Design mac_array_4x4, start of the top module:
module mac_array_4x4 (
    input wire clk,
    input wire rst_n,
    input wire en,
    input wire load_acc,
    input wire [15:0] a_in_0,
    input wire [15:0] a_in_1,
    input wire [15:0] a_in_2,
    input wire [15:0] a_in_3,
    input wire [15:0] b_in_0,
    input wire [15:0] b_in_1,
    input wire [15:0] b_in_2,
    input wire [15:0] b_in_3,
    input wire [511:0] partial_sum_init,
    output wire [31:0] result_0_0, result_0_1, result_0_2, result_0_3,
    output wire [31:0] result_1_0, result_1_1, result_1_2, result_1_3,
    output wire [31:0] result_2_0, result_2_1, result_2_2, result_2_3,
    output wire [31:0] result_3_0, result_3_1, result_3_2, result_3_3
);
    wire [15:0] a_wire [0:3][0:4];   
    wire [15:0] b_wire [0:4][0:3];   
    assign a_wire[0][0] = a_in_0;
    assign a_wire[1][0] = a_in_1;
    assign a_wire[2][0] = a_in_2;
    assign a_wire[3][0] = a_in_3;
    assign b_wire[0][0] = b_in_0;
    assign b_wire[0][1] = b_in_1;
    assign b_wire[0][2] = b_in_2;
    assign b_wire[0][3] = b_in_3;
    wire [31:0] acc_out [0:3][0:3];
    genvar row, col;
    generate
        for (row = 0; row < 4; row = row + 1) begin : pe_row
            for (col = 0; col < 4; col = col + 1) begin : pe_col
                pe pe_inst (
                    .clk(clk),
                    .rst_n(rst_n),
                    .en(en),
                    .a_in(a_wire[row][col]),
                    .b_in(b_wire[row][col]),
                    .partial_sum_in(partial_sum_init[(row*4+col)*32 +: 32]),
                    .load_acc(load_acc),
                    .a_out(a_wire[row][col+1]),
  ...
Settings: LEC_CHECK=0, CAP_MARGIN=20, CELL_PAD_IN_SITES_DETAIL_PLACEMENT=0, CELL_PAD_IN_SITES_GLOBAL_PLACEMENT=2, CORE_MARGIN=7, CORE_UTILIZATION=65, CTS_CLUSTER_DIAMETER=226, CTS_CLUSTER_SIZE=13, GPL_ROUTABILITY_DRIVEN=1, HOLD_SLACK_MARGIN=-0.05, MAX_ROUTING_LAYER=met4, PLACE_DENSITY_LB_ADDON=0.24, SETUP_SLACK_MARGIN=0.2, SLEW_MARGIN=40, TNS_END_PERCENT=50; clock period 26.6 ns.
run.sh (not shown) runs the stock make flow with config.mk's settings and CLKGATE_MAP_FILE=.
The first run failed in global placement without I/O (3_1_place_gp_skip_io), error FLW-0024.
Rerun with:
==> flow/config.mk (replaced) <==
export PLATFORM = sky130hd
export DESIGN_NAME = mac_array_4x4
export DESIGN_NICKNAME = mac_array_4x4
export VERILOG_FILES = /design/flow/design.v
export SDC_FILE = /design/flow/constraint.sdc
export NUM_CORES = 4
export LEC_CHECK = 0
export CAP_MARGIN = 20
export CORE_MARGIN = 2
export CORE_UTILIZATION = 11
export SLEW_MARGIN = 20
==> flow/constraint.sdc (replaced) <==
create_clock -name core_clock -period 22.4 [get_ports {clk}]
set_input_delay 4.4800 -clock core_clock [delete_from_list [all_inputs] [get_ports {clk}]]
set_output_delay 4.4800 -clock core_clock [all_outputs]
set_load 0.01 [all_outputs]
The changed run completed without violations. Synthesized cell count does not change. Die area is higher to 5.6 times its value. Area after synthesis stays the same.
Rerun with:
--- a/flow/config.mk
+++ b/flow/config.mk
@@ -9,3 +9,4 @@
 export CORE_MARGIN = 2
-export CORE_UTILIZATION = 11
+export CORE_UTILIZATION = 68
+export HOLD_SLACK_MARGIN = -0.08
 export SLEW_MARGIN = 20
==> flow/constraint.sdc (replaced) <==
create_clock -name core_clock -period 14.1 [get_ports {clk}]
set_input_delay 2.8200 -clock core_clock [delete_from_list [all_inputs] [get_ports {clk}]]
set_output_delay 2.8200 -clock core_clock [all_outputs]
set_load 0.01 [all_outputs]
Outcome: With this change the flow finished but fails on negative setup slack; routed wire length drops by 30%; setup slack is worse by 4.5 ns; die size drops by 84%; global-route usage climbs by 31 points; final cell count drops by 44%; cell area drops by 8.1%; worst hold slack is better by 0.072 ns; via count climbs by 3.1%.
Rerun with:
--- a/flow/config.mk
+++ b/flow/config.mk
@@ -9,4 +9,6 @@
 export CORE_MARGIN = 2
-export CORE_UTILIZATION = 68
-export HOLD_SLACK_MARGIN = -0.08
+export CORE_UTILIZATION = 58
+export HOLD_SLACK_MARGIN = -0.1
+export SETUP_SLACK_MARGIN = -1.35
 export SLEW_MARGIN = 20
+export TNS_END_PERCENT = 5
==> flow/constraint.sdc (replaced) <==
create_clock -name core_clock -period 14.5 [get_ports {clk}]
set_input_delay 2.9000 -clock core_clock [delete_from_list [all_inputs] [get_ports {clk}]]
set_output_delay 2.9000 -clock core_clock [all_outputs]
set_load 0.01 [all_outputs]
After rerunning: The new run finished with negative setup slack left; cell count rose by a few percent; count of clock-buffer cells in the layout fell by 1.

* * *

## try-willow
mac_array_4x4 again, from the RTL that the note above started with.
==> flow/config.mk <==
export PLATFORM = sky130hd
export DESIGN_NAME = mac_array_4x4
export DESIGN_NICKNAME = mac_array_4x4
export VERILOG_FILES = /design/flow/design.v
export SDC_FILE = /design/flow/constraint.sdc
export NUM_CORES = 4
export LEC_CHECK = 0
export CAP_MARGIN = 20
export CORE_MARGIN = 2
export CORE_UTILIZATION = 64
export CTS_CLUSTER_SIZE = 99
export SLEW_MARGIN = 20
==> flow/constraint.sdc <==
create_clock -name core_clock -period 22.4 [get_ports {clk}]
set_input_delay 4.4800 -clock core_clock [delete_from_list [all_inputs] [get_ports {clk}]]
set_output_delay 4.4800 -clock core_clock [all_outputs]
set_load 0.01 [all_outputs]
try-willow finished every stage and its layout cleared the timing, DRC and antenna checks.
Changes in try-juniper relative to try-willow:
- changing CTS_CLUSTER_SIZE from 99 to 97
- changing CORE_UTILIZATION from 64 to 68
- changing the clock period (ns, I/O delays scaled along) from 22.4 to 12.1
Findings:
STATUS run=try-juniper STAGES=ALL_DONE FINAL_CHECKS=FAILED CAUSE=negative setup slack
Comparing sum of buffers and inverters on the critical path for try-willow and try-juniper, the smaller number came from try-willow.
Transition time at the pin with the least slew margin came out higher on try-juniper than on try-willow.
try-juniper gives less proportion of cell area spent on the clock network than try-willow did.
### try-juniper -> try-amber
- CTS_CLUSTER_SIZE changed from 97 to 11
- TNS_END_PERCENT newly set to 5
- CTS_CLUSTER_DIAMETER newly set to 71
- PLACE_DENSITY newly set to 0.41
- CORE_UTILIZATION changed from 68 to 72
- the clock period (ns, I/O delays scaled along) changed from 12.1 to 8.1
[summary]
- As for a clean layout from try-juniper and try-amber, there is none.
- The flow for try-juniper finished, though final verification flagged negative setup slack.
- From the logs: try-amber reached the end of the flow and failed the layout checks with negative setup slack.
- try-amber ended with more HPWL after detailed placement than try-juniper.
- Of try-juniper and try-amber, the higher length of the first detailed-routing pass in iterations belongs to try-amber.
[inputs] try-maple vs try-amber
- SETUP_SLACK_MARGIN: unset -> -1.35
- CTS_CLUSTER_SIZE: 11 -> unset
- PLACE_DENSITY: 0.41 -> unset
- CTS_CLUSTER_DIAMETER: 71 -> unset
- TNS_END_PERCENT: 5 -> unset
- CORE_UTILIZATION: 72 -> 48
- the clock period (ns, I/O delays scaled along): 8.1 -> 14.5
Findings:
The flow for try-maple finished, though final verification flagged negative setup slack.
try-maple: number of H-tree levels higher than try-amber
Remaining design rule violation count: try-amber vs try-maple identical
try-amber → try-maple: number of clock-tree buffers in the layout grew by 32, area growth from synthesis to final layout shrank by 1.1 points.
Changes in try-onyx relative to try-maple:
- CORE_UTILIZATION: 48 -> 72
- SETUP_SLACK_MARGIN: -1.35 -> unset
- the clock period (ns, I/O delays scaled along): 14.5 -> 14.1
## What came out
- Diff try-onyx..try-maple | number of slew-limit violations in the final report | negligible
- On global-route usage, the higher figure sits with try-onyx, not try-maple.
- try-onyx finished all stages; however, its layout fails the closing checks, the failures being negative setup slack.
- For try-onyx, the origin of the worst setup path was a_in_2[7], unlike try-maple, where it was b_in_1[0].
- Compare try-maple and try-onyx | layout overhead on the synthesized area lower: try-onyx
- Compared with try-maple, try-onyx shows a clock buffer count in the final layout that is about 15% lower.
- Comparing share of cell area taken by multi-input logic gates for try-maple and try-onyx, the bigger number came from try-onyx.
- Count of non-CTS buffers in the layout grows slightly when moving from try-maple to try-onyx.

* * *

run A:
mac_array_4x4 again, from the RTL that the note above started with.
clock: 9.7 ns
lec_check: 0
abc_area: 1
cap_margin: 15
core_margin: 2
core_utilization: 72
cts_cluster_diameter: 287
cts_cluster_size: 15
hold_slack_margin: 0.29
place_density_lb_addon: 0.01
setup_slack_margin: 2.85
slew_margin: 20
Run A completed end to end; final checks failed (setup timing).
> inputs changed (run A -> run B)
Settings: a change of CTS_CLUSTER_SIZE from 15 to 58; a change of CTS_CLUSTER_DIAMETER from 287 to 33; a deleted ABC_AREA that had been 1; an added TNS_END_PERCENT of 40; a change of HOLD_SLACK_MARGIN from 0.29 to -0.05.
--- outcome ---
Across run A and run B, no clean finish was achieved. Ran to the end and failed final checks on setup timing: run B. Diff run B..run A | parity-gate share of the synthesized area counting xor and xnor cells | negligible. Summary: post-route cell area, run B worse than run A. After detailed routing, run A needs more wire than run B. On maximum frequency from static timing analysis, run A tracks run B almost exactly. Between run A and run B, the time the worst path needs with I/O delays and setup is higher for run A. Higher layout overhead on the synthesized area goes to run B over run A. Comparing the two runs side by side, run B comes out ahead of run A on core box area. Run A -> run B: routed length on met3 decreased by more than 10%.
Setup changes, run B to run C
Settings: PLACE_DENSITY_LB_ADDON: 0.01 -> unset; TNS_END_PERCENT: 40 -> unset; SETUP_SLACK_MARGIN: 2.85 -> unset; CAP_MARGIN: 15 -> 20; CTS_CLUSTER_DIAMETER: 33 -> unset; CORE_UTILIZATION: 72 -> 61; CTS_CLUSTER_SIZE: 58 -> unset; HOLD_SLACK_MARGIN: -0.05 -> unset; the clock period (ns, I/O delays scaled along): 9.7 -> 17.3.
Notes after the runs:
Maximum fanout count along the critical path: run C vs run B up 6
Comparing run C against run B, there is no change at all in area fraction in and, or, nand and nor cells.
Summary of run C over run B: required time reported for the critical path endpoint up 7.61 ns, detailed-route wire length down 5.7%, utilization after layout down 17 points, global-route wire length before repair down 4.6%.
Comparing run C and run B, the higher tap cell count is on run C.
Setup slack (lower): run B
Count of fill cells added during filler insertion in run C is 9854 above run B.
Run C | stages: all done | timing, DRC, antenna: all pass
Cmp run C vs run B: ratio of routed vias to standard cells lower in run C
Here is what was changed in the inputs of run D compared with run C.
Settings: swapping 61 for 40 in CORE_UTILIZATION; swapping 17.3 for 18.0 in the clock period (ns, I/O delays scaled along).
Findings:
- Relative to run C, worst slack after detailed placement increased by 0.50 ns in run D.
- Going from run C to run D, sequential share of layout area shrinks by 0.16 points.
- Cell count after placement: run C and run D compared, higher one is run D
- Changes observed in run D relative to run C: buffer share of cell area went down; layout overhead on the synthesized area now sits higher; worst hold slack went down by 0.0058 ns; met2 routing resource usage after global routing fell by 14 points; mean number of vias per cell shrank by about 9%.
- Via count of the first global-routing pass delta (run C -> run D): insignificant
Modified inputs, run E compared to run D
Settings: SETUP_SLACK_MARGIN now -1.35, previously not set; HOLD_SLACK_MARGIN now -0.1, previously not set; CORE_UTILIZATION now 58, was 40; the clock period (ns, I/O delays scaled along) now 13.6, was 18.0.
[summary]
- In run E the implementation completed, yet the final layout does not meet the checks, the culprit being setup timing.
- Run D → run E: global router's overall resource usage went up by 10 points, post-detailed-route via-to-cell ratio has increased, number of core rows went down by 17%.
- Run D → run E: routed wire length lost about 3.2%, final tally of hold violations was more or less identical.
- Cell type of the slowest stage on the worst timing path: fa_2 -> run E, fa_1 -> run D
### run E -> run F
Settings: a change of CORE_UTILIZATION from 58 to 68; a deleted HOLD_SLACK_MARGIN that had been -0.1; an added CTS_CLUSTER_SIZE of 47; a deleted SETUP_SLACK_MARGIN that had been -1.35; a change of the clock period (ns, I/O delays scaled along) from 13.6 to 15.0.
Results
[run F] flow finished | final checks: failed | reasons: setup timing. The final report for run E shows a completed flow and a layout that fails verification, specifically setup timing. Changes observed in run F relative to run E: instance count after placement with tap cells included fell 3.7%; cell depth of the worst flop-to-flop path rose 5.

* * *

Starting RTL as in the previous note.
clock: 28.3 ns
lec_check: 0
cap_margin: 20
cell_pad_in_sites_detail_placement: 1
core_margin: 9
core_utilization: 40
cts_cluster_size: 13
gpl_routability_driven: 0
place_density_lb_addon: 0.24
setup_slack_margin: 4.34
slew_margin: 0
==> next run, changes <==
Settings changed: CELL_PAD_IN_SITES_DETAIL_PLACEMENT 1 to default, CORE_MARGIN 9 to 2, CTS_CLUSTER_SIZE 13 to default, GPL_ROUTABILITY_DRIVEN 0 to default, PLACE_DENSITY_LB_ADDON 0.24 to default, SETUP_SLACK_MARGIN 4.34 to default, SLEW_MARGIN 0 to 20.
Clock period 28.3 ns to 17.3 ns, I/O delays scaled along.
What happened: Register-to-register slack loses 11 ns; global-route usage went down by 0.63 points; utilization went up by 0.13 points; routed wire length went down by a little under a tenth.
==> next run, changes <==
Settings changed: CAP_MARGIN 20 to 15, CORE_UTILIZATION 40 to 72, HOLD_SLACK_MARGIN from default to -0.08, SETUP_SLACK_MARGIN from default to 0.84.
Clock period 17.3 ns to 14.1 ns, I/O delays scaled along.
This time the run produced a layout that fails on setup timing. Final cell count went down by roughly a tenth. Wire length falls by a few percent. Hold slack stays flat. Via count rose by a few percent. Clock-buffer cell count is lower by 30. Sequential share of layout area barely changes. Design area rises slightly. Critical path depth goes down by 1. Worst setup slack loses 1.2 ns. Non-clock buffer count is higher by 281.
==> next run, changes <==
Settings changed: CTS_CLUSTER_SIZE from default to 58, HOLD_SLACK_MARGIN -0.08 to 0.29, PLACE_DENSITY_LB_ADDON from default to 0.01, SETUP_SLACK_MARGIN 0.84 to 2.85.
Clock period 14.1 ns to 9.7 ns, I/O delays scaled along.
The new run produced a layout that fails on setup timing.
Final area climbs slightly.
Global-route usage grows by 0.83 points.
Setup slack degrades by 3.6 ns.
Critical path depth went down by 1.
First-iteration DRC count barely changes.

* * *

v22:
mac_array_4x4 again, from the RTL that the note above started with.
==> flow/config.mk <==
export PLATFORM = sky130hd
export DESIGN_NAME = mac_array_4x4
export DESIGN_NICKNAME = mac_array_4x4
export VERILOG_FILES = /design/flow/design.v
export SDC_FILE = /design/flow/constraint.sdc
export NUM_CORES = 4
export LEC_CHECK = 0
export CAP_MARGIN = 15
export CORE_MARGIN = 2
export CORE_UTILIZATION = 72
export CTS_CLUSTER_SIZE = 47
export HOLD_SLACK_MARGIN = -0.08
export PLACE_DENSITY_LB_ADDON = 0.01
export SETUP_SLACK_MARGIN = 2.85
export SLEW_MARGIN = 20
export TNS_END_PERCENT = 20
==> flow/constraint.sdc <==
create_clock -name core_clock -period 9.63 [get_ports {clk}]
set_input_delay 1.9260 -clock core_clock [delete_from_list [all_inputs] [get_ports {clk}]]
set_output_delay 1.9260 -clock core_clock [all_outputs]
set_load 0.01 [all_outputs]
Nothing crashed in v22 and all stages finished; the problem is that the final layout failed, the offending checks being setup timing.
#### Input delta (v23 over v22)
# v22
export LEC_CHECK = 0
export CAP_MARGIN = 15
export CORE_MARGIN = 2
export CORE_UTILIZATION = 72
export CTS_CLUSTER_SIZE = 47
export HOLD_SLACK_MARGIN = -0.08
export PLACE_DENSITY_LB_ADDON = 0.01
export SETUP_SLACK_MARGIN = 2.85
export SLEW_MARGIN = 20
export TNS_END_PERCENT = 20
create_clock -name core_clock -period 9.63 [get_ports {clk}]
# v23
export LEC_CHECK = 0
export CAP_MARGIN = 15
export CORE_MARGIN = 2
export CORE_UTILIZATION = 72
export CTS_CLUSTER_SIZE = 58
export PLACE_DENSITY_LB_ADDON = 0.01
export SETUP_SLACK_MARGIN = 2.85
export SLEW_MARGIN = 20
create_clock -name core_clock -period 9.81 [get_ports {clk}]
--- outcome ---
v23 against v22: post-route cell area moved up, total area of multi-input combinational cells moved up, final cell count level. The flow for v23 finished, though final verification flagged setup timing.
Input-level comparison between v11 and v23:
# v23
export LEC_CHECK = 0
export CAP_MARGIN = 15
export CORE_MARGIN = 2
export CORE_UTILIZATION = 72
export CTS_CLUSTER_SIZE = 58
export PLACE_DENSITY_LB_ADDON = 0.01
export SETUP_SLACK_MARGIN = 2.85
export SLEW_MARGIN = 20
create_clock -name core_clock -period 9.81 [get_ports {clk}]
# v11
export LEC_CHECK = 0
export CAP_MARGIN = 15
export CORE_MARGIN = 2
export CORE_UTILIZATION = 72
export CTS_CLUSTER_SIZE = 47
export HOLD_SLACK_MARGIN = -0.08
export SETUP_SLACK_MARGIN = 2.5
export SLEW_MARGIN = 20
create_clock -name core_clock -period 9.63 [get_ports {clk}]
--- outcome ---
- From v23 to v11 the numbers moved as follows: non-clock buffer count now smaller; sequential share of layout area level; required time of the worst setup path went down.
- v23: all stages done; final checks FAILED (setup timing).
- Finished, but not clean: v11, with setup timing.
